--- flow/run.sh ---
#!/bin/bash
# the make line also repeats each setting of config.mk as NAME=value (left out here)
make -C /OpenROAD-flow-scripts/flow DESIGN_CONFIG=/design/flow/config.mk WORK_HOME=/design/flow/orfs CLKGATE_MAP_FILE= finish
--- flow/config.mk ---
export PLATFORM = sky130hd
export DESIGN_NAME = master_ahb
export DESIGN_NICKNAME = master_ahb
export VERILOG_FILES = /design/flow/design.v
export SDC_FILE = /design/flow/constraint.sdc
export NUM_CORES = 4
export LEC_CHECK = 0
export CAP_MARGIN = 20
export CORE_MARGIN = 2
export CORE_UTILIZATION = 71
export CTS_CLUSTER_SIZE = 25
export SLEW_MARGIN = 20
--- flow/constraint.sdc ---
create_clock -name core_clock -period 3.53 [get_ports {clk_master}]
set_input_delay 0.7060 -clock core_clock [delete_from_list [all_inputs] [get_ports {clk_master}]]
set_output_delay 0.7060 -clock core_clock [all_outputs]
set_load 0.01 [all_outputs]
--- flow/design.v ---
`timescale 1ns/1ps
module master_ahb(
  input  logic        clk_master,
  input  logic        rst_master,
  input  logic        HREADY,          
  input  logic [31:0] HRDATA,          
  input  logic [31:0] data_top,
  input  logic        write_top,       
  input  logic [3:0]  beat_length,     
  input  logic        enb,             
  input  logic [31:0] addr_top,
  input  logic        wrap_enb,        
  output logic [31:0] HADDR,
  output logic        HWRITE,
  output logic [2:0]  HSIZE,
  output logic [31:0] HWDATA,
  output logic [2:0]  HBURST,
  output logic [1:0]  HTRANS,
  output logic fifo_empty,
  output logic fifo_full
);
  typedef enum logic [2:0] {
    S_IDLE                = 3'b000,
    S_WRITE_ADDR          = 3'b001,
    S_WRITE_DATA          = 3'b010
  } state_t;
  state_t present_state, next_state;
  logic [31:0] addr_internal;
  logic [3:0]  count;         
  logic [3:0]  wr_ptr;
  logic [3:0]  rd_ptr;
  localparam int MEM_DEPTH = 16;
  logic [31:0] mem [0:MEM_DEPTH-1];
  logic next_HWRITE;
  logic [2:0] next_HSIZE;                
  logic [31:0] next_HWDATA;
  logic [2:0] next_HBURST;
  logic [1:0] next_HTRANS;
  logic [4:0] fifo_count;  
  logic push, pop;
  assign push = write_top && (fifo_count < MEM_DEPTH);
  assign pop  = (present_state == S_WRITE_DATA) && HREADY &&
                (HBURST == 3'b011 || HBURST == 3'b000) && (fifo_count > 0);
  assign fifo_empty = (fifo_count == 0);
  assign fifo_full  = (fifo_count >= MEM_DEPTH-1);  
  always_ff @(posedge clk_master or posedge rst_master) begin
    if (rst_master) begin
      wr_ptr        <= 4'd0;
      rd_ptr        <= 4'd0;
      addr_internal <= 32'h0;
      count         <= 4'd0;
      present_state <= S_IDLE;
      HWRITE        <= 1'b0;
      HSIZE         <= 3'b010;
      HWDATA        <= 32'h0;
      HBURST        <= 3'b000;
      HTRANS        <= 2'b00;
      fifo_count    <= 5'd0;
      for (int i = 0; i < MEM_DEPTH; i = i + 1) mem[i] <= 32'h0;
    end else begin
      if (push) begin
        mem[wr_ptr] <= data_top;
        wr_ptr <= wr_ptr + 1'b1;
      end
      if (pop) begin
        rd_ptr <= rd_ptr + 1'b1;
      end
      if (push && !pop)
        fifo_count <= fifo_count + 1'b1;
      else if (pop && !push)
        fifo_count <= fifo_count - 1'b1;
      present_state <= next_state;
      HWRITE <= next_HWRITE;
      HSIZE  <= next_HSIZE;
      HWDATA <= next_HWDATA;
      HBURST <= next_HBURST;
      HTRANS <= next_HTRANS;
      if (present_state == S_IDLE && next_state == S_WRITE_ADDR) begin
        addr_internal <= addr_top;
        count <= 4'd0;
      end
      if (present_state == S_WRITE_DATA && HREADY) begin
        if (HBURST == 3'b011) begin  
          count <= count + 1'b1;
          if (!wrap_enb) begin
            addr_internal <= addr_internal + 32'h4;
          end else begin
            if (addr_internal[3:0] == 4'hC)  
              addr_internal <= addr_internal - 32'hC;  
            else
              addr_internal <= addr_internal + 32'h4;
          end
        end else if (HBURST == 3'b000) begin  
          count <= 4'd0;  
        end
      end
    end
  end
  always_comb begin
    next_state    = present_state;
    next_HWRITE   = 1'b0;
    next_HSIZE    = 3'b010;
    next_HWDATA   = 32'h0;                 
    next_HBURST   = 3'b000;
    next_HTRANS   = 2'b00;
    case (present_state)
      S_IDLE: begin
        if (enb && HREADY && (fifo_count > 0)) begin
          if (beat_length == 1 && !wrap_enb) begin
            next_HWRITE = 1'b1;
            next_HBURST = 3'b000;  
            next_state = S_WRITE_ADDR;
          end else if (beat_length == 4) begin
            next_HWRITE = 1'b1;
            next_HBURST = 3'b011;  
            next_state = S_WRITE_ADDR;
          end
        end
      end
      S_WRITE_ADDR: begin
        next_HWRITE = 1'b1;
        next_HSIZE  = 3'b010;   
        next_HBURST = HBURST;   
        next_HTRANS = 2'b10;    
        next_state = S_WRITE_DATA;
      end
      S_WRITE_DATA: begin
        next_HWRITE = 1'b1;
        next_HSIZE  = 3'b010;
        next_HBURST = HBURST;   
        if (HBURST == 3'b000) begin
          if (fifo_count > 0)
            next_HWDATA = mem[rd_ptr];   
          else
            next_HWDATA = data_top;
          next_HTRANS = 2'b10;
          if (HREADY) next_state = S_IDLE;
        end
        else if (HBURST == 3'b011) begin
          if (fifo_count > 0) begin
            next_HWDATA = mem[rd_ptr];
          end else begin
            next_HWDATA = 32'h0;  
          end
          next_HTRANS = 2'b11;  
          if ((count == 4'd3) && HREADY) next_state = S_IDLE;
        end
      end
      default: next_state = S_IDLE;
    endcase
  end
  assign HADDR = addr_internal;
endmodule
==> results_tabular.tex, run 1 <==
% Synthesis and place-and-route results
\begin{tabular}{lr}
\hline
Metric & Value \\
\hline
\multicolumn{2}{l}{\textbf{Run status}} \\
\quad Result of the run & no timing/DRC/antenna violations \\
\multicolumn{2}{l}{\textbf{CTS}} \\
\quad Post\_cts resized & 0 \\
\quad Cts hold-fix bufs & 0 \\
\quad Deepest level of the CTS H-tree & 2 \\
\quad Total setup buffers inserted after CTS & 0 \\
\quad Later-pin clock latency in the skew report & 0.64 ns \\
\quad Bufs on Longest Clock Path & 3 \\
\quad Clock buffers created by TritonCTS & 58 \\
\quad Cell at the root of the clock tree & sky130\_fd\_sc\_hd\_\_clkbuf\_16 \\
\quad Total clock sinks & 600 \\
\quad TritonCTS clock tree & built \\
\quad CTS clk-pin slew, worst paths & 0.06 ns \\
\multicolumn{2}{l}{\textbf{Placement}} \\
\quad PortBufs & 144 \\
\quad Final weighted congestion in routability-driven placement & 0.9062 \\
\quad HPWL after DPL & 48,230 µm \\
\quad Placed Area & 29,680 µm² \\
\quad Placed Cells incl. Taps & 2,746 \\
\multicolumn{2}{l}{\textbf{Yosys}} \\
\quad Yosys cell types & 76 \\
\quad Main logic family after synthesis & multiplexers \\
\quad Post-synth tally of flip-flops with integrated enable & 0 \\
\quad Synth Flop Type & sky130\_fd\_sc\_hd\_\_dfrtp\_1 \\
\quad Fraction of synthesized area in multiplexers & 22.92\% \\
\quad Post-synth area from yosys stat & 27,340 µm² \\
\quad Post-synthesis instance area & 27,340 µm² \\
\quad Async set-or-reset flop fraction in the synthesized netlist & 100.0\% \\
\quad Adder-cell area share of the yosys netlist & 0.7140\% \\
\quad Synthesized area divided by synthesized cell count & 12.55 µm² \\
\quad Compound-Gate Fraction of Synth Area & 11.08\% \\
\quad Share of the synthesized area in the top cell type & 54.83\% \\
\quad Cell count listed in synth\_stat.txt & 2,178 \\
\quad Top-count cell post-synth & sky130\_fd\_sc\_hd\_\_dfrtp\_1 \\
\quad Area fraction in xor and xnor cells & 0.4485\% \\
\quad Warnings, synthesis & 2 \\
\quad Most frequent cells after synthesis & sky130\_fd\_sc\_hd\_\_dfrtp\_1, sky130\_fd\_sc\_hd\_\_mux2\_2, sky130\_fd\_sc\_hd\_\_nand2\_1, sky130\_fd\_sc\_hd\_\_clkbuf\_1, sky130\_fd\_sc\_hd\_\_a22oi\_1 \\
\quad Cell taking the most area after synthesis & sky130\_fd\_sc\_hd\_\_dfrtp\_1 \\
\quad Cells taking the most area after synthesis & sky130\_fd\_sc\_hd\_\_dfrtp\_1, sky130\_fd\_sc\_hd\_\_mux2\_2, sky130\_fd\_sc\_hd\_\_a22oi\_1 \\
\quad Number of synthesized register bits & 600 \\
\quad Sequential cell area fraction in the yosys report & 54.92\% \\
\quad Gate count after technology mapping & 2,178 \\
\quad Simple-gate share of the synthesized area & 6.773\% \\
\multicolumn{2}{l}{\textbf{Pwr}} \\
\quad Seq pwr & 11.2 mW \\
\quad Power consumed by combinational cells & 4.94 mW \\
\quad PwrDens & 704.0 nW/µm² \\
\quad Clock net power & 6.04 mW \\
\quad Internal Pwr Total & 16.07 mW \\
\quad Lkg Pwr & 14.37 nW \\
\quad Share of total power consumed by net switching & 27.52\% \\
\quad Net switching power figure & 6.101 mW \\
\quad Combinational Power Share & 22.3\% \\
\quad Part of the power in the clock network & 27.2\% \\
\quad Maximum VDD drop & 0.5605 mV \\
\quad Leading power group & registers \\
\quad Sequential fraction of design power & 50.5\% \\
\multicolumn{2}{l}{\textbf{GRT}} \\
\quad Routing usage on met2 & 63.72\% \\
\quad Largest net degree at the start of global routing & 169 \\
\quad Total routing resource utilization after global routing & 40.77\% \\
\quad Wire length of the first global-routing pass & 123,800 µm \\
\quad Gr ovfl total & 0 \\
\quad Number of global-route vias before repair & 20,530 \\
\quad Met3 Usage GRT & 9.453\% \\
\quad Most Crowded Layer GR & met2 \\
\quad Initial antenna violation count & 2 \\
\quad Routing usage on met1 & 53.70\% \\
\multicolumn{2}{l}{\textbf{Setup path}} \\
\quad Highest fanout seen on the critical path & 13 \\
\quad Max stage delay cell, worst path & sky130\_fd\_sc\_hd\_\_clkdlybuf4s50\_1 \\
\quad Family with the most delay on the worst path & buffers and inverters \\
\quad Class of the most critical setup path & flop to primary output \\
\quad Logic depth of the worst path, buffers included & 5 \\
\quad Worst setup startpoint & fifo\_count[0] \\
\quad Critical Path RT & 2.82 ns \\
\quad Capturing instance or port of the critical path & fifo\_empty \\
\quad Reg2reg path depth & 9 \\
\quad Ordered cell list for the critical path & or4\_1 -> or2\_1 -> buf\_4 -> clkinv\_2 -> clkdlybuf4s50\_1 \\
\quad Capture instance of the worst register-to-register path & HWDATA[16] \\
\quad Beginning of the worst register-to-register path & rd\_ptr[1] \\
\quad Setup slack on the worst flop-to-flop path & 0.39 ns \\
\quad Nature of the critical path endpoint & primary output \\
\quad Number of buffers and inverters on the critical path & 3 \\
\quad Crit path launch type & flop \\
\quad Arrival time at the worst endpoint & 2.71 ns \\
\quad Max stage delay on crit path & 0.54 ns \\
\multicolumn{2}{l}{\textbf{Detailed routing}} \\
\quad Routed vias/inst & 7.086 \\
\quad Count of routing violations after the opening detailed-route iteration & 2,046 \\
\quad Final wirelength & 81,210 µm \\
\quad Number of iterations in the first detailed-routing pass & 6 \\
\quad Wire per inst & 28.52 µm \\
\quad Antenna violation net count after detailed routing & 0 \\
\quad Final routed DRC violation total & 0 \\
\quad Via count of the routed design & 20,170 \\
\multicolumn{2}{l}{\textbf{Worst hold path}} \\
\quad Start point of the worst hold path & mem[13][26] \\
\quad Worst Hold Path EP & mem[13][26] \\
\quad Cells on Worst Hold Path & 1 \\
\quad Type of the tightest min-delay check & flop to flop \\
\multicolumn{2}{l}{\textbf{Finish}} \\
\quad Final net count & 2,416 \\
\quad Seq. cell area & 15,020 µm² \\
\quad Number of filler cells placed in the layout & 2,067 \\
\quad Utilization of the core after routing & 83.42\% \\
\quad Final instance area & 31,500 µm² \\
\quad Final cell count without fillers & 2,847 \\
\quad Relative area change from synthesis to final layout & 15.20\% \\
\quad Area used by multi-input combinational logic & 11,530 µm² \\
\multicolumn{2}{l}{\textbf{Die}} \\
\quad Floorplan utilization & 72.41\% \\
\quad Count of standard-cell rows & 71 \\
\quad Vertical die dimension & 200.2 µm \\
\quad Total die size & 40,090 µm² \\
\quad Core area & 37,760 µm² \\
\quad Horiz. Die Dim & 200.2 µm \\
\quad Number of I/O pins & 181 \\
\multicolumn{2}{l}{\textbf{Final timing}} \\
\quad Setup-violating endpoint count in the final report & 0 \\
\quad Max-slew headroom & 25.43\% \\
\quad Worst Max-Slew Pin Slew & 1.118 ns \\
\quad Setup repair after global routing missed its margin & no \\
\quad Final Max Tran Viols & 0 \\
\quad Worst Clk Skew & 0.02827 ns \\
\quad Total negative slack for setup checks & 0 ns \\
\quad Fmax & 292.8 MHz \\
\quad Post-route fraction of the period consumed by the critical path & 96.74\% \\
\quad Final tally of hold violations & 0 \\
\quad Clock period minus final worst setup slack & 3.415 ns \\
\multicolumn{2}{l}{\textbf{Run}} \\
\quad Warning total across the stage logs & 69 \\
\quad Max-capacitance violation count & 0 \\
\hline
\end{tabular}
==> metal layers <==
layer	vias up	wire, µm	part of all wire, %
li1	8289	-	-
met1	10280	30290	37
met2	1244	37580	46
met3	363	8475	10
met4	2	4841	6.0
met5	-	20	0.025
==> stage by stage <==
stage	power [mW]	hold WS, ns	setup WS [ns]
final	22.17	0.5012	0.1151
after global routing	23.16	0.5086	0.03902
after CTS	22.13	0.5020	0.1042
after detailed placement	16.07	0.4878	0.3156
after global placement	15.53	0.4803	0.3487
after floorplan	14.62	0.4682	-5.358
==> cell type report <==
class / instances / share of cell area, %
Timing Repair Buffer: 249 / 7.755
Inverter: 12 / 0.1589
Antenna cell: 1 / 0.007945
Sequential cell: 600 / 47.69
Clock buffer: 92 / 5.399
Multi-Input combinational cell: 1374 / 36.61
Clock inverter: 8 / 0.3456
Tap cell: 511 / 2.030
==> run 2: changes to the inputs <==
- ABC_AREA: default -> 1
- CELL_PAD_IN_SITES_DETAIL_PLACEMENT: default -> 2
- CORE_MARGIN: 2 -> 5
- CORE_UTILIZATION: 71 -> 20
- CTS_CLUSTER_SIZE: 25 -> default
- GPL_TIMING_DRIVEN: default -> 0
- HOLD_SLACK_MARGIN: default -> 0.29
- MAX_ROUTING_LAYER: default -> met4
- PLACE_DENSITY_LB_ADDON: default -> 0.17
- SETUP_SLACK_MARGIN: default -> 0.06
- SLEW_MARGIN: 20 -> 10
- TNS_END_PERCENT: default -> 70
- clock period: 3.53 -> 2.93 ns (I/O delays scaled with it)
==> results_tabular.tex, run 2 <==
% Synthesis and place-and-route results
\begin{tabular}{lr}
\hline
Metric & Value \\
\hline
\multicolumn{2}{l}{\textbf{Run status}} \\
\quad Result of the run & no timing/DRC/antenna violations \\
\multicolumn{2}{l}{\textbf{CTS}} \\
\quad Deepest level of the CTS H-tree & 3 (+1) \\
\quad CTS clk-pin slew, worst paths & 0.06 ns (about the same) \\
\quad Bufs on Longest Clock Path & 3 (unchanged) \\
\quad Clock buffers created by TritonCTS & 72 (+24\%) \\
\quad Cell at the root of the clock tree & sky130\_fd\_sc\_hd\_\_clkbuf\_16 \\
\quad Later-pin clock latency in the skew report & 0.68 ns (+0.04 ns) \\
\quad TritonCTS clock tree & built \\
\quad Total clock sinks & 600 (unchanged) \\
\multicolumn{2}{l}{\textbf{Placement}} \\
\quad HPWL after DPL & 103,500 µm (+110\%) \\
\quad Final weighted congestion in routability-driven placement & 0.8762 (-3.3\%) \\
\quad PortBufs & 142 (-1.4\%) \\
\multicolumn{2}{l}{\textbf{GRT}} \\
\quad Wire length of the first global-routing pass & 211,000 µm (+70\%) \\
\quad Number of global-route vias before repair & 28,920 (+41\%) \\
\quad Total routing resource utilization after global routing & 19.75\% (-21 points) \\
\quad Largest net degree at the start of global routing & 36 (-79\%) \\
\quad Initial antenna violation count & 12 (+10) \\
\quad Gr ovfl total & 0 (unchanged) \\
\multicolumn{2}{l}{\textbf{Yosys}} \\
\quad Main logic family after synthesis & simple AND/OR/NAND/NOR gates \\
\quad Top-count cell post-synth & sky130\_fd\_sc\_hd\_\_nand2\_1 \\
\quad Synth Flop Type & sky130\_fd\_sc\_hd\_\_dfrtp\_1 \\
\quad Fraction of synthesized area in multiplexers & 0\% (-23 points) \\
\quad Gate count after technology mapping & 3,606 (+66\%) \\
\quad Post-synthesis instance area & 28,350 µm² (+3.7\%) \\
\quad Most frequent cells after synthesis & sky130\_fd\_sc\_hd\_\_nand2\_1, sky130\_fd\_sc\_hd\_\_dfrtp\_1, sky130\_fd\_sc\_hd\_\_o21ai\_0, sky130\_fd\_sc\_hd\_\_nor2\_1, sky130\_fd\_sc\_hd\_\_inv\_1 \\
\quad Share of the synthesized area in the top cell type & 52.87\% (-2.0 points) \\
\quad Area fraction in xor and xnor cells & 0.2780\% (-0.17 points) \\
\quad Simple-gate share of the synthesized area & 24.20\% (+17 points) \\
\quad Adder-cell area share of the yosys netlist & 0.6885\% (-0.025 points) \\
\quad Number of synthesized register bits & 600 (unchanged) \\
\quad Cells taking the most area after synthesis & sky130\_fd\_sc\_hd\_\_dfrtp\_1, sky130\_fd\_sc\_hd\_\_nand2\_1, sky130\_fd\_sc\_hd\_\_o21ai\_0 \\
\quad Sequential cell area fraction in the yosys report & 52.96\% (-2.0 points) \\
\quad Cell taking the most area after synthesis & sky130\_fd\_sc\_hd\_\_dfrtp\_1 \\
\quad Compound-Gate Fraction of Synth Area & 14.59\% (+3.5 points) \\
\quad Post-synth tally of flip-flops with integrated enable & 0 (unchanged) \\
\quad Async set-or-reset flop fraction in the synthesized netlist & 100.0\% (unchanged) \\
\quad Yosys cell types & 43 (-43\%) \\
\quad Warnings, synthesis & 2 (unchanged) \\
\quad Cell count listed in synth\_stat.txt & 3,606 (+66\%) \\
\quad Synthesized area divided by synthesized cell count & 7.862 µm² (-37\%) \\
\quad Post-synth area from yosys stat & 28,350 µm² (+3.7\%) \\
\multicolumn{2}{l}{\textbf{Run}} \\
\quad Warning total across the stage logs & 67 (-2.9\%) \\
\quad Max-capacitance violation count & 0 (unchanged) \\
\multicolumn{2}{l}{\textbf{Pwr}} \\
\quad Lkg Pwr & 16.41 nW (+14\%) \\
\quad Clock net power & 9.74 mW (+61\%) \\
\quad Part of the power in the clock network & 26.4\% (-0.8 points) \\
\quad Internal Pwr Total & 21.72 mW (+35\%) \\
\quad Total Power Consumption & 36.90 mW (+66\%) \\
\quad Maximum VDD drop & 0.4813 mV (-14\%) \\
\quad Net switching power figure & 15.18 mW (+150\%) \\
\quad Seq pwr & 13.9 mW (+24\%) \\
\quad Sequential fraction of design power & 37.8\% (-13 points) \\
\quad PwrDens & 1042 nW/µm² (+48\%) \\
\quad Power consumed by combinational cells & 13.2 mW (+170\%) \\
\quad Share of total power consumed by net switching & 41.14\% (+14 points) \\
\quad Leading power group & registers \\
\quad Combinational Power Share & 35.9\% (+14 points) \\
\multicolumn{2}{l}{\textbf{Final timing}} \\
\quad Post-route fraction of the period consumed by the critical path & 95.81\% (-0.93 points) \\
\quad Fmax & 356.2 MHz \\
\quad Worst Max-Slew Pin Slew & 1.136 ns (+0.01716 ns) \\
\quad Final Max Tran Viols & 0 (unchanged) \\
\quad Worst Clk Skew & 0.03943 ns (+0.01116 ns) \\
\quad Max-slew headroom & 24.29\% (-1.1 points) \\
\quad Setup repair after global routing missed its margin & yes \\
\quad Final tally of hold violations & 0 (unchanged) \\
\quad Clock period minus final worst setup slack & 2.807 ns \\
\quad Setup-violating endpoint count in the final report & 0 (unchanged) \\
\multicolumn{2}{l}{\textbf{Setup path}} \\
\quad Highest fanout seen on the critical path & 10 (-3) \\
\quad Arrival time at the worst endpoint & 3.35 ns (+0.64 ns) \\
\quad Logic depth of the worst path, buffers included & 13 (+8) \\
\quad Ordered cell list for the critical path & inv\_1 -> ha\_1 -> inv\_1 -> nor2\_4 -> buf\_6 -> nand2\_1 -> nand2\_1 -> nor2\_1 -> nand2\_1 -> nor2\_1 -> nand2\_1 -> nand2\_1 -> a21oi\_2 \\
\quad Worst setup startpoint & rd\_ptr[0] \\
\quad Critical Path RT & 3.47 ns (+0.65 ns) \\
\quad Max stage delay on crit path & 0.43 ns (-0.11 ns) \\
\quad Cell occurring most often along the worst timing path & sky130\_fd\_sc\_hd\_\_nand2\_1 \\
\quad Capturing instance or port of the critical path & HWDATA[30] \\
\quad Beginning of the worst register-to-register path & rd\_ptr[0] \\
\quad Class of the most critical setup path & flop to flop \\
\quad Setup slack on the worst flop-to-flop path & 0.12 ns (-0.27 ns) \\
\quad Crit path launch type & flop \\
\quad Number of buffers and inverters on the critical path & 3 (unchanged) \\
\quad Family with the most delay on the worst path & simple AND/OR/NAND/NOR gates \\
\quad Capture instance of the worst register-to-register path & HWDATA[30] \\
\quad Nature of the critical path endpoint & flop \\
\quad Max stage delay cell, worst path & sky130\_fd\_sc\_hd\_\_dfrtp\_1 \\
\quad Reg2reg path depth & 13 (+4) \\
\multicolumn{2}{l}{\textbf{Detailed routing}} \\
\quad Number of iterations in the first detailed-routing pass & 5 (-1) \\
\quad Wire per inst & 25.33 µm (-11\%) \\
\quad Routed vias/inst & 4.657 (-34\%) \\
\quad Antenna violation net count after detailed routing & 0 (unchanged) \\
\quad Final wirelength & 147,200 µm (+81\%) \\
\quad Final routed DRC violation total & 0 (unchanged) \\
\quad Via count of the routed design & 27,060 (+34\%) \\
\quad Count of routing violations after the opening detailed-route iteration & 1,866 (-8.8\%) \\
\multicolumn{2}{l}{\textbf{Die}} \\
\quad Number of I/O pins & 181 (unchanged) \\
\quad Floorplan utilization & 20.07\% (-52 points) \\
\quad Count of standard-cell rows & 138 (+94\%) \\
\quad Total die size & 149,400 µm² (+270\%) \\
\quad Core area & 141,200 µm² (+270\%) \\
\quad Horiz. Die Dim & 386.5 µm (+93\%) \\
\quad Vertical die dimension & 386.5 µm (+93\%) \\
\multicolumn{2}{l}{\textbf{Worst hold path}} \\
\quad Start point of the worst hold path & data\_top[0] \\
\quad Cells on Worst Hold Path & 3 (+2) \\
\quad Type of the tightest min-delay check & primary input to flop \\
\quad Worst Hold Path EP & mem[5][0] \\
\multicolumn{2}{l}{\textbf{Finish}} \\
\quad Final net count & 3,983 (+65\%) \\
\quad Utilization of the core after routing & 25.07\% (-58 points) \\
\quad Relative area change from synthesis to final layout & 24.90\% \\
\hline
\end{tabular}
run 2: layout make-up:
class | instances | area, µm²
diodes | 3 | 7.507
clock buffers | 103 | 2138
well taps | 1890 | 2365
flip-flops and latches | 600 | 15020
clock inverters | 26 | 382.9
inverters | 276 | 1042
fillers | 16380 | 105800
plain buffers | 211 | 1099
repair buffers | 180 | 1998
multi-input cells | 2521 | 11360
run 2: per-stage QoR:
| stage | std cells | cell area (µm²) | worst slack (ns) | hold WS (ns) | TNS [ns] |
|---|---|---|---|---|---|
| floorplan | 3608 | 28360 | -5.838 | 0.4461 | -3500.74 |
| global placement | 5640 | 32150 | -11.24 | 0.4659 | -6786.02 |
| detailed placement | 5663 | 32600 | -0.6536 | 0.4746 | -118.37 |
| CTS | 5804 | 35310 | -0.005525 | 0.4212 | -0.005525 |
| global route | 5810 | 35410 | 0.06011 | 0.4742 | 0 |
| finish | 5810 | 35410 | 0.1229 | 0.4629 | 0 |
run 2: per-layer routing:
layer | track usage [%] | part of all wire, %
met5 | - | 0
met4 | 6.332 | 3.3
met3 | 2.597 | 4.3
met2 | 33.49 | 49
met1 | 24.46 | 43
run 2: what timing repair did:
| item | in CTS | in global routing |
|---|---|---|
| buffers inserted | 10 | 3 |
| endpoints found under the hold margin | 9 | 0 |
| pin swaps | 3 | 3 |
| resized | 32 | 32 |
| setup endpoints to repair | 111 | 49 |
| hold buffers | 2 | 0 |
==> run 3: changes to the inputs <==
- CAP_MARGIN: 20 -> 30
- CELL_PAD_IN_SITES_GLOBAL_PLACEMENT: default -> 3
- CTS_CLUSTER_DIAMETER: default -> 287
- GPL_TIMING_DRIVEN: 0 -> 1
- MIN_ROUTING_LAYER: default -> met2
- PLACE_DENSITY_LB_ADDON: 0.17 -> 0.07
- TNS_END_PERCENT: 70 -> 25
==> results_tabular.tex, run 3 <==
% Synthesis and place-and-route results
\begin{tabular}{lr}
\hline
Metric & Value \\
\hline
\multicolumn{2}{l}{\textbf{Yosys}} \\
\quad Most frequent cells after synthesis & sky130\_fd\_sc\_hd\_\_nand2\_1, sky130\_fd\_sc\_hd\_\_dfrtp\_1, sky130\_fd\_sc\_hd\_\_o21ai\_0, sky130\_fd\_sc\_hd\_\_nor2\_1, sky130\_fd\_sc\_hd\_\_inv\_1 \\
\quad Cell taking the most area after synthesis & sky130\_fd\_sc\_hd\_\_dfrtp\_1 \\
\quad Gate count after technology mapping & 3,606 (unchanged) \\
\quad Number of synthesized register bits & 600 (unchanged) \\
\quad Cell count listed in synth\_stat.txt & 3,606 (unchanged) \\
\quad Simple-gate share of the synthesized area & 24.20\% (unchanged) \\
\quad Top-count cell post-synth & sky130\_fd\_sc\_hd\_\_nand2\_1 \\
\quad Post-synthesis instance area & 28,350 µm² (unchanged) \\
\quad Sequential cell area fraction in the yosys report & 52.96\% (unchanged) \\
\quad Post-synth area from yosys stat & 28,350 µm² (unchanged) \\
\quad Main logic family after synthesis & simple AND/OR/NAND/NOR gates \\
\quad Warnings, synthesis & 2 (unchanged) \\
\quad Post-synth tally of flip-flops with integrated enable & 0 (unchanged) \\
\quad Share of the synthesized area in the top cell type & 52.87\% (unchanged) \\
\quad Area fraction in xor and xnor cells & 0.2780\% (unchanged) \\
\quad Compound-Gate Fraction of Synth Area & 14.59\% (unchanged) \\
\quad Yosys cell types & 43 (unchanged) \\
\quad Synth Flop Type & sky130\_fd\_sc\_hd\_\_dfrtp\_1 \\
\quad Synthesized area divided by synthesized cell count & 7.862 µm² (unchanged) \\
\quad Async set-or-reset flop fraction in the synthesized netlist & 100.0\% (unchanged) \\
\quad Cells taking the most area after synthesis & sky130\_fd\_sc\_hd\_\_dfrtp\_1, sky130\_fd\_sc\_hd\_\_nand2\_1, sky130\_fd\_sc\_hd\_\_o21ai\_0 \\
\quad Fraction of synthesized area in multiplexers & 0\% (unchanged) \\
\quad Adder-cell area share of the yosys netlist & 0.6885\% (unchanged) \\
\multicolumn{2}{l}{\textbf{GRT}} \\
\quad Number of global-route vias before repair & 41,820 (+45\%) \\
\quad Largest net degree at the start of global routing & 75 (+110\%) \\
\quad Gr ovfl total & 0 (unchanged) \\
\quad Initial antenna violation count & 1 (-11) \\
\quad Total routing resource utilization after global routing & 28.40\% (+8.6 points) \\
\quad Wire length of the first global-routing pass & 201,000 µm (-4.7\%) \\
\multicolumn{2}{l}{\textbf{Final timing}} \\
\quad Max-slew headroom & 50.93\% (+27 points) \\
\quad Setup-violating endpoint count in the final report & 0 (unchanged) \\
\quad Clock period minus final worst setup slack & 2.785 ns (-0.02243 ns) \\
\quad Final Max Tran Viols & 0 (unchanged) \\
\quad Final setup margin & 0.1453 ns (+0.02243 ns) \\
\quad Final tally of hold violations & 0 (unchanged) \\
\quad Post-route fraction of the period consumed by the critical path & 95.04\% (-0.77 points) \\
\quad Worst Max-Slew Pin Slew & 0.7345 ns (-0.4012 ns) \\
\quad Worst Clk Skew & 0.02521 ns (-0.01422 ns) \\
\quad Setup repair after global routing missed its margin & yes \\
\quad Fmax & 359.1 MHz (+0.81\%) \\
\multicolumn{2}{l}{\textbf{CTS}} \\
\quad Cell at the root of the clock tree & sky130\_fd\_sc\_hd\_\_clkbuf\_16 \\
\quad Bufs on Longest Clock Path & 3 (unchanged) \\
\quad CTS clk-pin slew, worst paths & 0.05 ns (about the same) \\
\quad Clock buffers created by TritonCTS & 84 (+17\%) \\
\quad Later-pin clock latency in the skew report & 0.69 ns (about the same) \\
\quad TritonCTS clock tree & built \\
\quad Deepest level of the CTS H-tree & 3 (unchanged) \\
\quad Total clock sinks & 600 (unchanged) \\
\quad Cts hold-fix bufs & 0 (-2) \\
\multicolumn{2}{l}{\textbf{Setup path}} \\
\quad Ordered cell list for the critical path & nor2\_2 -> nand3\_4 -> buf\_6 -> inv\_1 -> clkdlybuf4s50\_1 \\
\quad Setup slack on the worst flop-to-flop path & 0.24 ns (+0.12 ns) \\
\quad Max stage delay on crit path & 0.54 ns (+0.11 ns) \\
\quad Number of buffers and inverters on the critical path & 3 (unchanged) \\
\quad Critical Path RT & 2.34 ns (-1.13 ns) \\
\quad Family with the most delay on the worst path & buffers and inverters \\
\quad Class of the most critical setup path & flop to primary output \\
\quad Highest fanout seen on the critical path & 5 (-5) \\
\quad Reg2reg path depth & 13 (unchanged) \\
\quad Worst setup startpoint & fifo\_count[1] \\
\quad Max stage delay cell, worst path & sky130\_fd\_sc\_hd\_\_clkdlybuf4s50\_1 \\
\quad Beginning of the worst register-to-register path & rd\_ptr[0] \\
\quad Arrival time at the worst endpoint & 2.20 ns (-1.15 ns) \\
\quad Crit path launch type & flop \\
\quad Capture instance of the worst register-to-register path & HWDATA[16] \\
\quad Logic depth of the worst path, buffers included & 5 (-8) \\
\quad Nature of the critical path endpoint & primary output \\
\quad Capturing instance or port of the critical path & fifo\_empty \\
\multicolumn{2}{l}{\textbf{Die}} \\
\quad Number of I/O pins & 181 (unchanged) \\
\quad Vertical die dimension & 386.5 µm (unchanged) \\
\quad Core area & 141,200 µm² (unchanged) \\
\quad Count of standard-cell rows & 138 (unchanged) \\
\quad Total die size & 149,400 µm² (unchanged) \\
\quad Horiz. Die Dim & 386.5 µm (unchanged) \\
\quad Floorplan utilization & 20.07\% (unchanged) \\
\multicolumn{2}{l}{\textbf{Pwr}} \\
\quad Total Power Consumption & 38.06 mW (+3.1\%) \\
\quad Sequential fraction of design power & 37.0\% (-0.8 points) \\
\quad Lkg Pwr & 16.47 nW (+0.39\%) \\
\quad Part of the power in the clock network & 28.0\% (+1.6 points) \\
\quad Share of total power consumed by net switching & 40.83\% (-0.31 points) \\
\quad Seq pwr & 14.1 mW (about the same) \\
\quad Internal Pwr Total & 22.52 mW (+3.7\%) \\
\quad Power consumed by combinational cells & 13.3 mW (about the same) \\
\quad Clock net power & 10.7 mW (+10\%) \\
\quad Combinational Power Share & 35.0\% (-0.9 points) \\
\quad PwrDens & 1062 nW/µm² (+1.9\%) \\
\quad Leading power group & registers \\
\quad Maximum VDD drop & 0.3678 mV (-24\%) \\
\quad Net switching power figure & 15.54 mW (+2.4\%) \\
\multicolumn{2}{l}{\textbf{Run}} \\
\quad Max-capacitance violation count & 0 (unchanged) \\
\quad Warning total across the stage logs & 67 (unchanged) \\
\multicolumn{2}{l}{\textbf{Detailed routing}} \\
\quad Number of iterations in the first detailed-routing pass & 5 (unchanged) \\
\quad Routed vias/inst & 6.122 (+31\%) \\
\quad Antenna violation net count after detailed routing & 0 (unchanged) \\
\quad Via count of the routed design & 35,180 (+30\%) \\
\quad Final wirelength & 137,700 µm (-6.4\%) \\
\quad Final routed DRC violation total & 0 (unchanged) \\
\quad Wire per inst & 23.96 µm (-5.4\%) \\
\quad Count of routing violations after the opening detailed-route iteration & 3,092 (+66\%) \\
\multicolumn{2}{l}{\textbf{Placement}} \\
\quad HPWL after DPL & 84,450 µm (-18\%) \\
\quad Final weighted congestion in routability-driven placement & 0.7783 (-11\%) \\
\quad PortBufs & 144 (+1.4\%) \\
\quad Worst setup slack after placement & 0.09509 ns (+0.7486 ns) \\
\multicolumn{2}{l}{\textbf{Finish}} \\
\quad Final net count & 3,887 (-2.4\%) \\
\quad Number of filler cells placed in the layout & 16,260 (-0.74\%) \\
\quad Relative area change from synthesis to final layout & 26.41\% \\
\multicolumn{2}{l}{\textbf{Worst hold path}} \\
\quad Type of the tightest min-delay check & primary input to asynchronous set/reset pin \\
\multicolumn{2}{l}{\textbf{Run status}} \\
\quad Result of the run & no timing/DRC/antenna violations \\
\hline
\end{tabular}
==> run 3: what timing repair did <==
action / 4_1_cts / 5_1_grt
gates resized: 6 / 1
setup endpoints to repair: 2 / 13
setup buffers: 0 / 3
pin swaps: 0 / 1
endpoints found under the hold margin: 0 / 0
==> run 3: routing by layer <==
metal,GRT usage [%],part of all wire [%]
met5,-,0
met4,3.868,3.0
met3,38.27,44
met2,32.69,53
met1,-,0
==> run 3: layout make-up <==
class	count	area, µm²	share of cell area, %
flip-flops and latches	600	15020	41.90
well taps	1890	2365	6.598
inverters	276	1042	2.908
repair buffers	283	3197	8.920
diodes	25	62.56	0.1746
clock inverters	20	256.5	0.7157
clock buffers	132	2466	6.881
multi-input cells	2521	11430	31.90
==> run 3: per-stage QoR <==
stage | hold slack, ns | TNS, ns | instances | utilization, % | area (µm²)
floorplan | 0.4461 | -3500.74 | 3608 | - | 28360
global placement | 0.4655 | 0 | 5566 | 23.34 | 32960
detailed placement | 0.4734 | 0 | 5566 | 23.34 | 32960
CTS | 0.3098 | 0 | 5718 | 25.28 | 35700
global route | 0.4518 | 0 | 5742 | 25.37 | 35830
finish | 0.4007 | 0 | 5747 | 25.37 | 35840
==> run 4: changes to the inputs <==
- ABC_AREA: 1 -> default
- CAP_MARGIN: 30 -> 20
- CELL_PAD_IN_SITES_DETAIL_PLACEMENT: 2 -> 1
- CELL_PAD_IN_SITES_GLOBAL_PLACEMENT: 3 -> default
- CTS_CLUSTER_DIAMETER: 287 -> default
- GPL_TIMING_DRIVEN: 1 -> default
- HOLD_SLACK_MARGIN: 0.29 -> default
- MAX_ROUTING_LAYER: met4 -> met5
- MIN_ROUTING_LAYER: met2 -> default
- PLACE_DENSITY_LB_ADDON: 0.07 -> 0.17
- SLEW_MARGIN: 10 -> 30
- TNS_END_PERCENT: 25 -> 100
==> results_tabular.tex, run 4 <==
% Synthesis and place-and-route results
\begin{tabular}{lr}
\hline
Metric & Value \\
\hline
\multicolumn{2}{l}{\textbf{Setup path}} \\
\quad Setup slack on the worst flop-to-flop path & 0.17 ns (-0.07 ns) \\
\quad Beginning of the worst register-to-register path & fifo\_count[3] \\
\quad Capture instance of the worst register-to-register path & HWDATA[17] \\
\quad Cell occurring most often along the worst timing path & sky130\_fd\_sc\_hd\_\_buf\_4 \\
\quad Crit path launch type & flop \\
\quad Family with the most delay on the worst path & simple AND/OR/NAND/NOR gates \\
\quad Reg2reg path depth & 10 (-3) \\
\quad Max stage delay on crit path & 0.54 ns (about the same) \\
\quad Max stage delay cell, worst path & sky130\_fd\_sc\_hd\_\_or4\_4 \\
\quad Critical Path RT & 3.51 ns (+1.17 ns) \\
\quad Nature of the critical path endpoint & flop \\
\quad Class of the most critical setup path & flop to flop \\
\quad Number of buffers and inverters on the critical path & 4 (+1) \\
\quad Logic depth of the worst path, buffers included & 10 (+5) \\
\quad Ordered cell list for the critical path & or4\_4 -> or2\_4 -> buf\_4 -> buf\_4 -> nor2\_2 -> buf\_6 -> nand2\_1 -> and3\_1 -> a21oi\_1 -> buf\_4 \\
\quad Worst setup startpoint & fifo\_count[3] \\
\quad Highest fanout seen on the critical path & 22 (+17) \\
\quad Arrival time at the worst endpoint & 3.34 ns (+1.14 ns) \\
\quad Capturing instance or port of the critical path & HWDATA[17] \\
\multicolumn{2}{l}{\textbf{Pwr}} \\
\quad Net switching power figure & 8.077 mW (-48\%) \\
\quad Clock net power & 9.07 mW (-20\%) \\
\quad Share of total power consumed by net switching & 28.08\% (-13 points) \\
\quad Sequential fraction of design power & 46.5\% (+9.5 points) \\
\quad Leading power group & registers \\
\quad Power consumed by combinational cells & 6.31 mW (-53\%) \\
\quad PwrDens & 830.4 nW/µm² (-22\%) \\
\quad Internal Pwr Total & 20.68 mW (-8.1\%) \\
\quad Total Power Consumption & 28.76 mW (-24\%) \\
\quad Combinational Power Share & 21.9\% (-13 points) \\
\quad Seq pwr & 13.4 mW (-5\%) \\
\quad Maximum VDD drop & 0.4679 mV (+27\%) \\
\quad Part of the power in the clock network & 31.5\% (+3.5 points) \\
\quad Lkg Pwr & 15.19 nW (-7.8\%) \\
\multicolumn{2}{l}{\textbf{Yosys}} \\
\quad Top-count cell post-synth & sky130\_fd\_sc\_hd\_\_dfrtp\_1 \\
\quad Simple-gate share of the synthesized area & 6.773\% (-17 points) \\
\quad Post-synth tally of flip-flops with integrated enable & 0 (unchanged) \\
\quad Synth Flop Type & sky130\_fd\_sc\_hd\_\_dfrtp\_1 \\
\quad Main logic family after synthesis & multiplexers \\
\quad Cell taking the most area after synthesis & sky130\_fd\_sc\_hd\_\_dfrtp\_1 \\
\quad Compound-Gate Fraction of Synth Area & 11.08\% (-3.5 points) \\
\quad Area fraction in xor and xnor cells & 0.4485\% (+0.17 points) \\
\quad Post-synthesis instance area & 27,340 µm² (-3.6\%) \\
\quad Most frequent cells after synthesis & sky130\_fd\_sc\_hd\_\_dfrtp\_1, sky130\_fd\_sc\_hd\_\_mux2\_2, sky130\_fd\_sc\_hd\_\_nand2\_1, sky130\_fd\_sc\_hd\_\_clkbuf\_1, sky130\_fd\_sc\_hd\_\_a22oi\_1 \\
\quad Fraction of synthesized area in multiplexers & 22.92\% (+23 points) \\
\quad Synthesized area divided by synthesized cell count & 12.55 µm² (+60\%) \\
\quad Sequential cell area fraction in the yosys report & 54.92\% (+2.0 points) \\
\quad Warnings, synthesis & 2 (unchanged) \\
\quad Post-synth area from yosys stat & 27,340 µm² (-3.6\%) \\
\quad Adder-cell area share of the yosys netlist & 0.7140\% (+0.025 points) \\
\quad Number of synthesized register bits & 600 (unchanged) \\
\quad Async set-or-reset flop fraction in the synthesized netlist & 100.0\% (unchanged) \\
\quad Cells taking the most area after synthesis & sky130\_fd\_sc\_hd\_\_dfrtp\_1, sky130\_fd\_sc\_hd\_\_mux2\_2, sky130\_fd\_sc\_hd\_\_a22oi\_1 \\
\quad Yosys cell types & 76 (+77\%) \\
\quad Cell count listed in synth\_stat.txt & 2,178 (-40\%) \\
\quad Share of the synthesized area in the top cell type & 54.83\% (+2.0 points) \\
\quad Gate count after technology mapping & 2,178 (-40\%) \\
\multicolumn{2}{l}{\textbf{Final timing}} \\
\quad Setup-violating endpoint count in the final report & 0 (unchanged) \\
\quad Worst Max-Slew Pin Slew & 0.7234 ns (-0.01105 ns) \\
\quad Final tally of hold violations & 0 (unchanged) \\
\quad Hold WS & 0.3245 ns (-0.07613 ns) \\
\quad Total negative slack for setup checks & 0 ns (unchanged) \\
\quad Setup repair after global routing missed its margin & no \\
\quad Fmax & 362.5 MHz (+0.95\%) \\
\quad Worst Clk Skew & 0.03125 ns (+0.006041 ns) \\
\quad Clock period minus final worst setup slack & 2.759 ns (-0.02612 ns) \\
\quad Max-slew headroom & 51.62\% (+0.69 points) \\
\quad Post-route fraction of the period consumed by the critical path & 94.15\% (-0.89 points) \\
\quad Final Max Tran Viols & 0 (unchanged) \\
\multicolumn{2}{l}{\textbf{Placement}} \\
\quad PortBufs & 144 (unchanged) \\
\quad HPWL after DPL & 70,220 µm (-17\%) \\
\quad Final weighted congestion in routability-driven placement & 0.7621 (-2.1\%) \\
\quad Placed Area & 32,230 µm² (-2.2\%) \\
\multicolumn{2}{l}{\textbf{Die}} \\
\quad Core area & 135,600 µm² (-4.0\%) \\
\quad Total die size & 144,200 µm² (-3.5\%) \\
\quad Floorplan utilization & 20.16\% (+0.083 points) \\
\quad Vertical die dimension & 379.7 µm (-1.8\%) \\
\quad Count of standard-cell rows & 135 (-2.2\%) \\
\quad Number of I/O pins & 181 (unchanged) \\
\quad Horiz. Die Dim & 379.7 µm (-1.8\%) \\
\multicolumn{2}{l}{\textbf{Detailed routing}} \\
\quad Via count of the routed design & 19,600 (-44\%) \\
\quad Final routed DRC violation total & 0 (unchanged) \\
\quad Routed vias/inst & 4.628 (-24\%) \\
\quad Final wirelength & 108,800 µm (-21\%) \\
\quad Antenna violation net count after detailed routing & 0 (unchanged) \\
\quad Wire per inst & 25.69 µm (+7.3\%) \\
\quad Count of routing violations after the opening detailed-route iteration & 1,175 (-62\%) \\
\quad Number of iterations in the first detailed-routing pass & 5 (unchanged) \\
\multicolumn{2}{l}{\textbf{CTS}} \\
\quad Later-pin clock latency in the skew report & 0.67 ns (-0.02 ns) \\
\quad Bufs on Longest Clock Path & 3 (unchanged) \\
\quad Total setup buffers inserted after CTS & 0 (unchanged) \\
\quad Deepest level of the CTS H-tree & 3 (unchanged) \\
\quad CTS clk-pin slew, worst paths & 0.06 ns (about the same) \\
\quad Clock buffers created by TritonCTS & 74 (-12\%) \\
\quad Total clock sinks & 600 (unchanged) \\
\quad TritonCTS clock tree & built \\
\quad Cell at the root of the clock tree & sky130\_fd\_sc\_hd\_\_clkbuf\_16 \\
\multicolumn{2}{l}{\textbf{Finish}} \\
\quad Final net count & 2,522 (-35\%) \\
\quad Utilization of the core after routing & 25.54\% (+0.16 points) \\
\quad Number of filler cells placed in the layout & 14,800 (-9.0\%) \\
\quad Relative area change from synthesis to final layout & 26.70\% \\
\quad Final instance area & 34,640 µm² (-3.4\%) \\
\multicolumn{2}{l}{\textbf{GRT}} \\
\quad Largest net degree at the start of global routing & 96 (+28\%) \\
\quad Gr ovfl total & 0 (unchanged) \\
\quad Number of global-route vias before repair & 21,670 (-48\%) \\
\quad Wire length of the first global-routing pass & 158,900 µm (-21\%) \\
\quad Total routing resource utilization after global routing & 14.84\% (-14 points) \\
\quad Initial antenna violation count & 4 (+3) \\
\multicolumn{2}{l}{\textbf{Worst hold path}} \\
\quad Type of the tightest min-delay check & primary input to asynchronous set/reset pin \\
\multicolumn{2}{l}{\textbf{Run}} \\
\quad Max-capacitance violation count & 0 (unchanged) \\
\quad Warning total across the stage logs & 66 (-1.5\%) \\
\multicolumn{2}{l}{\textbf{Run status}} \\
\quad Result of the run & no timing/DRC/antenna violations \\
\hline
\end{tabular}
-- run 4: per-stage QoR --
| step | setup WS, ns | instances |
|---|---|---|
| 2_1_floorplan | -5.838 | 2180 |
| 3_3_place_gp | -0.1376 | 4106 |
| 3_5_place_dp | -0.1733 | 4106 |
| 4_1_cts | 0.03209 | 4232 |
| 5_1_grt | 0.05139 | 4232 |
| 6_report | 0.1715 | 4235 |
-- run 4: cell type report --
cell class                      count  area [µm²]  share of cell area (%)
Antenna cell                        3       7.507                 0.02167
Clock buffer                      108        2131                   6.152
Clock inverter                     18       225.2                  0.6502
Inverter                           12       50.05                  0.1445
Multi-Input combinational cell   1374       11590                   33.45
Sequential cell                   600       15020                   43.37
Tap cell                         1781        2228                   6.434
Timing Repair Buffer              339        3386                   9.775
-- run 4: per-layer routing --
metal | part of all wire, % | track usage [%] | vias up
met1 | 46 | 19.91 | 10500
met3 | 4.2 | 2.767 | 138
met2 | 48 | 24.77 | 438
li1 | - | - | 8518
met4 | 2.4 | 3.594 | 2
met5 | 0.012 | 0 | -
-- run 4: timing repair --
action                     CTS  global route
setup endpoints to repair    6             8
cloned                       0             0
hold buffers                 0             0
resized                      6            10
==> run 5: changes to the inputs <==
- CELL_PAD_IN_SITES_DETAIL_PLACEMENT: 1 -> 0
- CORE_MARGIN: 5 -> 2
- CORE_UTILIZATION: 20 -> 71
- CTS_CLUSTER_SIZE: default -> 13
- PLACE_DENSITY_LB_ADDON: 0.17 -> 0.01
- SETUP_SLACK_MARGIN: 0.06 -> 0.61
- TNS_END_PERCENT: 100 -> 45
- clock period: 2.93 -> 2.39 ns (I/O delays scaled with it)
==> results_tabular.tex, run 5 <==
% Table of physical implementation metrics
\begin{tabular}{lr}
\hline
Metric & Value \\
\hline
\multicolumn{2}{l}{\textbf{Yosys}} \\
\quad Compound-Gate Fraction of Synth Area & 11.08\% (unchanged) \\
\quad Number of synthesized register bits & 600 (unchanged) \\
\quad Main logic family after synthesis & multiplexers \\
\quad Synth Flop Type & sky130\_fd\_sc\_hd\_\_dfrtp\_1 \\
\quad Sequential cell area fraction in the yosys report & 54.92\% (unchanged) \\
\quad Most frequent cells after synthesis & sky130\_fd\_sc\_hd\_\_dfrtp\_1, sky130\_fd\_sc\_hd\_\_mux2\_2, sky130\_fd\_sc\_hd\_\_nand2\_1, sky130\_fd\_sc\_hd\_\_clkbuf\_1, sky130\_fd\_sc\_hd\_\_a22oi\_1 \\
\quad Yosys cell types & 76 (unchanged) \\
\quad Cell count listed in synth\_stat.txt & 2,178 (unchanged) \\
\quad Share of the synthesized area in the top cell type & 54.83\% (unchanged) \\
\quad Fraction of synthesized area in multiplexers & 22.92\% (unchanged) \\
\quad Post-synthesis instance area & 27,340 µm² (unchanged) \\
\quad Area fraction in xor and xnor cells & 0.4485\% (unchanged) \\
\quad Post-synth tally of flip-flops with integrated enable & 0 (unchanged) \\
\quad Top-count cell post-synth & sky130\_fd\_sc\_hd\_\_dfrtp\_1 \\
\quad Gate count after technology mapping & 2,178 (unchanged) \\
\quad Simple-gate share of the synthesized area & 6.773\% (unchanged) \\
\quad Synthesized area divided by synthesized cell count & 12.55 µm² (unchanged) \\
\quad Cell taking the most area after synthesis & sky130\_fd\_sc\_hd\_\_dfrtp\_1 \\
\quad Async set-or-reset flop fraction in the synthesized netlist & 100.0\% (unchanged) \\
\quad Cells taking the most area after synthesis & sky130\_fd\_sc\_hd\_\_dfrtp\_1, sky130\_fd\_sc\_hd\_\_mux2\_2, sky130\_fd\_sc\_hd\_\_a22oi\_1 \\
\quad Adder-cell area share of the yosys netlist & 0.7140\% (unchanged) \\
\quad Warnings, synthesis & 2 (unchanged) \\
\quad Post-synth area from yosys stat & 27,340 µm² (unchanged) \\
\multicolumn{2}{l}{\textbf{CTS}} \\
\quad Cell at the root of the clock tree & sky130\_fd\_sc\_hd\_\_clkbuf\_16 \\
\quad Bufs on Longest Clock Path & 3 (unchanged) \\
\quad Cts hold-fix bufs & 0 (unchanged) \\
\quad Clock buffers created by TritonCTS & 58 (-22\%) \\
\quad Total clock sinks & 600 (unchanged) \\
\quad Deepest level of the CTS H-tree & 2 (-1) \\
\multicolumn{2}{l}{\textbf{Placement}} \\
\quad Final weighted congestion in routability-driven placement & 0.9143 (+20\%) \\
\quad HPWL after DPL & 53,110 µm (-24\%) \\
\quad Worst setup slack after placement & -0.5812 ns (-0.4079 ns) \\
\quad PortBufs & 144 (unchanged) \\
\multicolumn{2}{l}{\textbf{Run status}} \\
\quad Result of the run & aborted with a tool error \\
\quad Stopped at & global routing \\
\multicolumn{2}{l}{\textbf{Die}} \\
\quad Total die size & 40,090 µm² (-72\%) \\
\quad Vertical die dimension & 200.2 µm (-47\%) \\
\quad Core area & 37,760 µm² (-72\%) \\
\quad Count of standard-cell rows & 71 (-47\%) \\
\quad Horiz. Die Dim & 200.2 µm (-47\%) \\
\quad Floorplan utilization & 72.41\% (+52 points) \\
\quad Number of I/O pins & 181 (unchanged) \\
\hline
\end{tabular}
run 5: timing repair:
action	in CTS
buffers inserted	105
pin swaps	80
setup endpoints to repair	662
resized	477
cloned	14
run 5: metrics by stage:
stage | setup TNS, ns | std cells | hold slack, ns | cell area (µm²)
after global placement | -9.837 | 2850 | 0.4817 | 30790
after floorplan | -3761.47 | 2180 | 0.4682 | 27350
after CTS | -0.9180 | 3076 | 0.3068 | 35090
after detailed placement | -29.03 | 2850 | 0.4873 | 30790
==> run 6: changes to the inputs <==
- ABC_AREA: default -> 1
- CELL_PAD_IN_SITES_DETAIL_PLACEMENT: 0 -> default
- CORE_UTILIZATION: 71 -> 40
- CTS_CLUSTER_DIAMETER: default -> 302
- CTS_CLUSTER_SIZE: 13 -> default
- GPL_ROUTABILITY_DRIVEN: default -> 1
- MAX_ROUTING_LAYER: met5 -> default
- MIN_ROUTING_LAYER: default -> met1
- PLACE_DENSITY: default -> 0.6
- PLACE_DENSITY_LB_ADDON: 0.01 -> default
- SETUP_SLACK_MARGIN: 0.61 -> default
- SLEW_MARGIN: 30 -> 40
- TNS_END_PERCENT: 45 -> 85
- clock period: 2.39 -> 5.0 ns (I/O delays scaled with it)
==> results_tabular.tex, run 6 <==
% Synthesis and place-and-route results
\begin{tabular}{lr}
\hline
Metric & Value \\
\hline
\multicolumn{2}{l}{\textbf{Setup path}} \\
\quad Ordered cell list for the critical path & nor2\_1 -> nand3\_2 -> buf\_4 -> inv\_1 -> clkdlybuf4s50\_1 \\
\quad Logic depth of the worst path, buffers included & 5 \\
\quad Capture instance of the worst register-to-register path & HWDATA[0] \\
\quad Worst setup startpoint & fifo\_count[1] \\
\quad Max stage delay on crit path & 0.62 ns \\
\quad Family with the most delay on the worst path & buffers and inverters \\
\quad Nature of the critical path endpoint & primary output \\
\quad Capturing instance or port of the critical path & fifo\_empty \\
\quad Reg2reg path depth & 10 \\
\quad Crit path launch type & flop \\
\quad Critical Path RT & 4.00 ns \\
\quad Highest fanout seen on the critical path & 20 \\
\quad Class of the most critical setup path & flop to primary output \\
\quad Setup slack on the worst flop-to-flop path & 1.64 ns \\
\quad Number of buffers and inverters on the critical path & 3 \\
\quad Max stage delay cell, worst path & sky130\_fd\_sc\_hd\_\_nand3\_2 \\
\quad Beginning of the worst register-to-register path & rd\_ptr[0] \\
\quad Arrival time at the worst endpoint & 2.91 ns \\
\multicolumn{2}{l}{\textbf{Final timing}} \\
\quad Final setup margin & 1.088 ns \\
\quad Hold WS & 0.4837 ns \\
\quad Setup-violating endpoint count in the final report & 0 \\
\quad Max-slew headroom & 39.41\% \\
\quad Worst Clk Skew & 0.02546 ns \\
\quad Total negative slack for setup checks & 0 ns \\
\quad Worst Max-Slew Pin Slew & 0.9055 ns \\
\quad Final tally of hold violations & 0 \\
\quad Clock period minus final worst setup slack & 3.912 ns \\
\quad Fmax & 255.6 MHz \\
\quad Post-route fraction of the period consumed by the critical path & 78.25\% \\
\quad Setup repair after global routing missed its margin & no \\
\quad Final Max Tran Viols & 0 \\
\multicolumn{2}{l}{\textbf{Detailed routing}} \\
\quad Final wirelength & 87,620 µm \\
\quad Final antenna diode count & 0 \\
\quad Final routed DRC violation total & 0 \\
\quad Count of routing violations after the opening detailed-route iteration & 2,119 \\
\quad Antenna violation net count after detailed routing & 0 \\
\quad Routed vias/inst & 5.099 \\
\quad Number of iterations in the first detailed-routing pass & 6 \\
\quad Wire per inst & 18.82 µm \\
\quad Via count of the routed design & 23,740 \\
\multicolumn{2}{l}{\textbf{GRT}} \\
\quad Largest net degree at the start of global routing & 117 \\
\quad Wire length of the first global-routing pass & 136,100 µm \\
\quad Initial antenna violation count & 0 \\
\quad Gr ovfl total & 0 \\
\quad Total routing resource utilization after global routing & 24.16\% \\
\quad Number of global-route vias before repair & 22,500 \\
\multicolumn{2}{l}{\textbf{Placement}} \\
\quad PortBufs & 144 (unchanged) \\
\quad Placed Cells incl. Taps & 4,535 (+59\%) \\
\quad Final weighted congestion in routability-driven placement & 0.8984 (-1.7\%) \\
\quad Worst setup slack after placement & 1.339 ns (+1.921 ns) \\
\quad HPWL after DPL & 52,680 µm (-0.83\%) \\
\quad Placed Area & 30,690 µm² (-0.33\%) \\
\multicolumn{2}{l}{\textbf{Finish}} \\
\quad Final cell count without fillers & 4,655 \\
\quad Final instance area & 32,970 µm² \\
\quad Relative area change from synthesis to final layout & 16.29\% \\
\quad Utilization of the core after routing & 47.00\% \\
\quad Number of filler cells placed in the layout & 6,917 \\
\quad Final net count & 3,786 \\
\multicolumn{2}{l}{\textbf{Run}} \\
\quad Warning total across the stage logs & 69 \\
\quad Max-capacitance violation count & 0 \\
\multicolumn{2}{l}{\textbf{Die}} \\
\quad Count of standard-cell rows & 97 (+37\%) \\
\quad Core area & 70,150 µm² (+86\%) \\
\quad Floorplan utilization & 40.41\% (-32 points) \\
\quad Number of I/O pins & 181 (unchanged) \\
\quad Vertical die dimension & 270.2 µm (+35\%) \\
\quad Horiz. Die Dim & 270.2 µm (+35\%) \\
\quad Total die size & 73,020 µm² (+82\%) \\
\multicolumn{2}{l}{\textbf{Worst hold path}} \\
\quad Start point of the worst hold path & mem[2][19] \\
\quad Cells on Worst Hold Path & 2 \\
\quad Type of the tightest min-delay check & flop to flop \\
\quad Worst Hold Path EP & mem[2][19] \\
\multicolumn{2}{l}{\textbf{Yosys}} \\
\quad Top-count cell post-synth & sky130\_fd\_sc\_hd\_\_nand2\_1 \\
\quad Cell taking the most area after synthesis & sky130\_fd\_sc\_hd\_\_dfrtp\_1 \\
\quad Post-synth tally of flip-flops with integrated enable & 0 (unchanged) \\
\quad Main logic family after synthesis & simple AND/OR/NAND/NOR gates \\
\quad Async set-or-reset flop fraction in the synthesized netlist & 100.0\% (unchanged) \\
\quad Synthesized area divided by synthesized cell count & 7.862 µm² (-37\%) \\
\quad Post-synthesis instance area & 28,350 µm² (+3.7\%) \\
\quad Warnings, synthesis & 2 (unchanged) \\
\quad Sequential cell area fraction in the yosys report & 52.96\% (-2.0 points) \\
\quad Yosys cell types & 43 (-43\%) \\
\quad Synth Flop Type & sky130\_fd\_sc\_hd\_\_dfrtp\_1 \\
\quad Most frequent cells after synthesis & sky130\_fd\_sc\_hd\_\_nand2\_1, sky130\_fd\_sc\_hd\_\_dfrtp\_1, sky130\_fd\_sc\_hd\_\_o21ai\_0, sky130\_fd\_sc\_hd\_\_nor2\_1, sky130\_fd\_sc\_hd\_\_inv\_1 \\
\quad Fraction of synthesized area in multiplexers & 0\% (-23 points) \\
\quad Number of synthesized register bits & 600 (unchanged) \\
\quad Adder-cell area share of the yosys netlist & 0.6885\% (-0.025 points) \\
\quad Cell count listed in synth\_stat.txt & 3,606 (+66\%) \\
\quad Post-synth area from yosys stat & 28,350 µm² (+3.7\%) \\
\quad Area fraction in xor and xnor cells & 0.2780\% (-0.17 points) \\
\quad Cells taking the most area after synthesis & sky130\_fd\_sc\_hd\_\_dfrtp\_1, sky130\_fd\_sc\_hd\_\_nand2\_1, sky130\_fd\_sc\_hd\_\_o21ai\_0 \\
\quad Simple-gate share of the synthesized area & 24.20\% (+17 points) \\
\quad Gate count after technology mapping & 3,606 (+66\%) \\
\quad Share of the synthesized area in the top cell type & 52.87\% (-2.0 points) \\
\quad Compound-Gate Fraction of Synth Area & 14.59\% (+3.5 points) \\
\multicolumn{2}{l}{\textbf{CTS}} \\
\quad Clock buffers created by TritonCTS & 67 (+16\%) \\
\quad Bufs on Longest Clock Path & 3 (unchanged) \\
\quad Later-pin clock latency in the skew report & 0.62 ns \\
\quad Total setup buffers inserted after CTS & 0 (-100\%) \\
\quad Cell at the root of the clock tree & sky130\_fd\_sc\_hd\_\_clkbuf\_16 \\
\quad Deepest level of the CTS H-tree & 3 (+1) \\
\quad Total clock sinks & 600 (unchanged) \\
\quad CTS clk-pin slew, worst paths & 0.06 ns \\
\quad Post\_cts resized & 0 (-100\%) \\
\quad Cts hold-fix bufs & 0 (unchanged) \\
\quad TritonCTS clock tree & built \\
\multicolumn{2}{l}{\textbf{Pwr}} \\
\quad Power consumed by combinational cells & 6.47 mW \\
\quad Maximum VDD drop & 0.3138 mV \\
\quad PwrDens & 594.7 nW/µm² \\
\quad Total Power Consumption & 19.60 mW \\
\quad Seq pwr & 8.11 mW \\
\quad Internal Pwr Total & 12.18 mW \\
\quad Share of total power consumed by net switching & 37.87\% \\
\quad Leading power group & registers \\
\quad Sequential fraction of design power & 41.4\% \\
\quad Net switching power figure & 7.424 mW \\
\quad Part of the power in the clock network & 25.6\% \\
\quad Combinational Power Share & 33.0\% \\
\quad Clock net power & 5.02 mW \\
\quad Lkg Pwr & 15.64 nW \\
\multicolumn{2}{l}{\textbf{Run status}} \\
\quad Result of the run & no timing/DRC/antenna violations \\
\hline
\end{tabular}
==> run 6: cell type report <==
class / instances / area [µm²] / share of cell area (%)
flip-flops and latches: 600 / 15020 / 45.55
well taps: 940 / 1176 / 3.568
repair buffers: 199 / 2059 / 6.247
clock inverters: 18 / 222.7 / 0.6755
clock buffers: 101 / 2006 / 6.084
multi-input cells: 2521 / 11440 / 34.70
inverters: 276 / 1049 / 3.180
==> run 6: per-layer routing <==
| layer | wire (µm) | part of all wire, % | track usage, % |
|---|---|---|---|
| met3 | 6104 | 7.0 | 4.223 |
| met5 | 0 | 0 | 0 |
| met2 | 39700 | 45 | 38.17 |
| met4 | 2128 | 2.4 | 7.197 |
| met1 | 39680 | 45 | 34.02 |
==> run 7: changes to the inputs <==
- CORE_MARGIN: 2 -> 10
- CTS_CLUSTER_DIAMETER: 302 -> 211
- CTS_CLUSTER_SIZE: default -> 18
- GPL_ROUTABILITY_DRIVEN: 1 -> 0
- GPL_TIMING_DRIVEN: default -> 0
- PLACE_DENSITY: 0.6 -> default
- PLACE_DENSITY_LB_ADDON: default -> 0.2
- TNS_END_PERCENT: 85 -> 45
- clock period: 5.0 -> 3.33 ns (I/O delays scaled with it)
==> results_tabular.tex, run 7 <==
% Synthesis and place-and-route results
\begin{tabular}{lr}
\hline
Metric & Value \\
\hline
\multicolumn{2}{l}{\textbf{Pwr}} \\
\quad Sequential fraction of design power & 43.7\% (+2.3 points) \\
\quad Net switching power figure & 11.49 mW (+55\%) \\
\quad Power consumed by combinational cells & 10.7 mW (+65\%) \\
\quad Leading power group & registers \\
\quad Seq pwr & 12.1 mW (+49\%) \\
\quad Lkg Pwr & 15.63 nW (about the same) \\
\quad PwrDens & 848.1 nW/µm² (+43\%) \\
\quad Part of the power in the clock network & 17.6\% (-8.0 points) \\
\quad Share of total power consumed by net switching & 41.43\% (+3.6 points) \\
\quad Internal Pwr Total & 16.24 mW (+33\%) \\
\multicolumn{2}{l}{\textbf{GRT}} \\
\quad Initial antenna violation count & 4 (+4) \\
\quad Total routing resource utilization after global routing & 27.43\% (+3.3 points) \\
\quad Largest net degree at the start of global routing & 26 (-78\%) \\
\quad Gr ovfl total & 0 (unchanged) \\
\multicolumn{2}{l}{\textbf{Run status}} \\
\quad Result of the run & no timing/DRC/antenna violations \\
\multicolumn{2}{l}{\textbf{Placement}} \\
\quad Worst setup slack after placement & -0.07092 ns (-1.410 ns) \\
\quad Placed Cells incl. Taps & 4,719 (+4.1\%) \\
\quad PortBufs & 142 (-1.4\%) \\
\multicolumn{2}{l}{\textbf{Yosys}} \\
\quad Synthesized area divided by synthesized cell count & 7.862 µm² (unchanged) \\
\quad Fraction of synthesized area in multiplexers & 0\% (unchanged) \\
\quad Synth Flop Type & sky130\_fd\_sc\_hd\_\_dfrtp\_1 \\
\quad Simple-gate share of the synthesized area & 24.20\% (unchanged) \\
\quad Cells taking the most area after synthesis & sky130\_fd\_sc\_hd\_\_dfrtp\_1, sky130\_fd\_sc\_hd\_\_nand2\_1, sky130\_fd\_sc\_hd\_\_o21ai\_0 \\
\quad Post-synthesis instance area & 28,350 µm² (unchanged) \\
\quad Sequential cell area fraction in the yosys report & 52.96\% (unchanged) \\
\quad Area fraction in xor and xnor cells & 0.2780\% (unchanged) \\
\quad Adder-cell area share of the yosys netlist & 0.6885\% (unchanged) \\
\quad Gate count after technology mapping & 3,606 (unchanged) \\
\quad Post-synth area from yosys stat & 28,350 µm² (unchanged) \\
\quad Cell count listed in synth\_stat.txt & 3,606 (unchanged) \\
\quad Most frequent cells after synthesis & sky130\_fd\_sc\_hd\_\_nand2\_1, sky130\_fd\_sc\_hd\_\_dfrtp\_1, sky130\_fd\_sc\_hd\_\_o21ai\_0, sky130\_fd\_sc\_hd\_\_nor2\_1, sky130\_fd\_sc\_hd\_\_inv\_1 \\
\multicolumn{2}{l}{\textbf{Setup path}} \\
\quad Nature of the critical path endpoint & flop \\
\quad Highest fanout seen on the critical path & 10 (-50\%) \\
\quad Ordered cell list for the critical path & ha\_1 -> inv\_1 -> nor2\_2 -> buf\_2 -> nand2\_1 -> nand2\_1 -> a21oi\_1 -> nand2\_1 -> nor2\_1 -> nand2\_1 -> nand2\_1 -> a21oi\_1 \\
\quad Reg2reg path depth & 12 (+2) \\
\quad Capturing instance or port of the critical path & HWDATA[12] \\
\quad Family with the most delay on the worst path & simple AND/OR/NAND/NOR gates \\
\quad Worst setup startpoint & rd\_ptr[1] \\
\multicolumn{2}{l}{\textbf{Detailed routing}} \\
\quad Final wirelength & 113,900 µm (+30\%) \\
\quad Final antenna diode count & 0 (unchanged) \\
\quad Number of iterations in the first detailed-routing pass & 7 (+1) \\
\quad Via count of the routed design & 25,890 (+9.1\%) \\
\quad Wire per inst & 23.90 µm (+27\%) \\
\quad Routed vias/inst & 5.430 (+6.5\%) \\
\quad Final routed DRC violation total & 0 (unchanged) \\
\quad Antenna violation net count after detailed routing & 0 (unchanged) \\
\multicolumn{2}{l}{\textbf{Die}} \\
\quad Number of I/O pins & 181 (unchanged) \\
\quad Floorplan utilization & 40.41\% (unchanged) \\
\quad Vertical die dimension & 286.2 µm (+5.9\%) \\
\quad Total die size & 81,930 µm² (+12\%) \\
\multicolumn{2}{l}{\textbf{Final timing}} \\
\quad Worst Max-Slew Pin Slew & 0.8935 ns (-0.01202 ns) \\
\quad Post-route fraction of the period consumed by the critical path & 97.59\% (+19 points) \\
\quad Final setup margin & 0.08034 ns (-1.007 ns) \\
\quad Max-slew headroom & 40.44\% (+1.0 points) \\
\quad Fmax & 307.7 MHz \\
\quad Clock period minus final worst setup slack & 3.250 ns \\
\quad Worst Clk Skew & 0.02448 ns (-0.0009875 ns) \\
\quad Setup-violating endpoint count in the final report & 0 (unchanged) \\
\quad Final Max Tran Viols & 0 (unchanged) \\
\multicolumn{2}{l}{\textbf{Worst hold path}} \\
\quad Start point of the worst hold path & wrap\_enb \\
\quad Cells on Worst Hold Path & 3 (+1) \\
\quad Worst Hold Path EP & addr\_internal[29] \\
\quad Type of the tightest min-delay check & primary input to flop \\
\multicolumn{2}{l}{\textbf{Finish}} \\
\quad Relative area change from synthesis to final layout & 15.35\% \\
\quad Utilization of the core after routing & 46.62\% (-0.38 points) \\
\multicolumn{2}{l}{\textbf{CTS}} \\
\quad Deepest level of the CTS H-tree & 2 (-1) \\
\quad Later-pin clock latency in the skew report & 0.60 ns (-0.02 ns) \\
\quad CTS clk-pin slew, worst paths & 0.09 ns (+0.03 ns) \\
\quad TritonCTS clock tree & built \\
\quad Cell at the root of the clock tree & sky130\_fd\_sc\_hd\_\_clkbuf\_16 \\
\hline
\end{tabular}
[run 7: per-layer routing]
metal	global-route usage [%]	vias to the layer above	wire, µm
met2	42.48	1182	50770
met1	36.29	12630	46520
met3	6.607	237	11330
li1	-	11830	-
met4	11.74	6	5287
met5	0	-	34
[run 7: area by class of cell]
class                   instances  area, µm²
fillers                      7046      37450
flip-flops and latches        600      15020
multi-input cells            2521      11300
repair buffers                171       2068
well taps                     940       1176
clock buffers                  48       1052
inverters                     276       1042
plain buffers                 211       1026
clock inverters                 1      16.27
[run 7: metrics by stage]
step,hold slack (ns),TNS (ns),instance area (µm²)
floorplan,0.4461,-3308.74,28360
global placement,0.4652,-5845.12,30960
detailed placement,0.4727,-0.09673,31620
CTS,0.4090,0,32690
global route,0.4365,0,32700
finish,0.4255,0,32700
Power figures rest on the tool's default switching activity, not on a simulated workload.
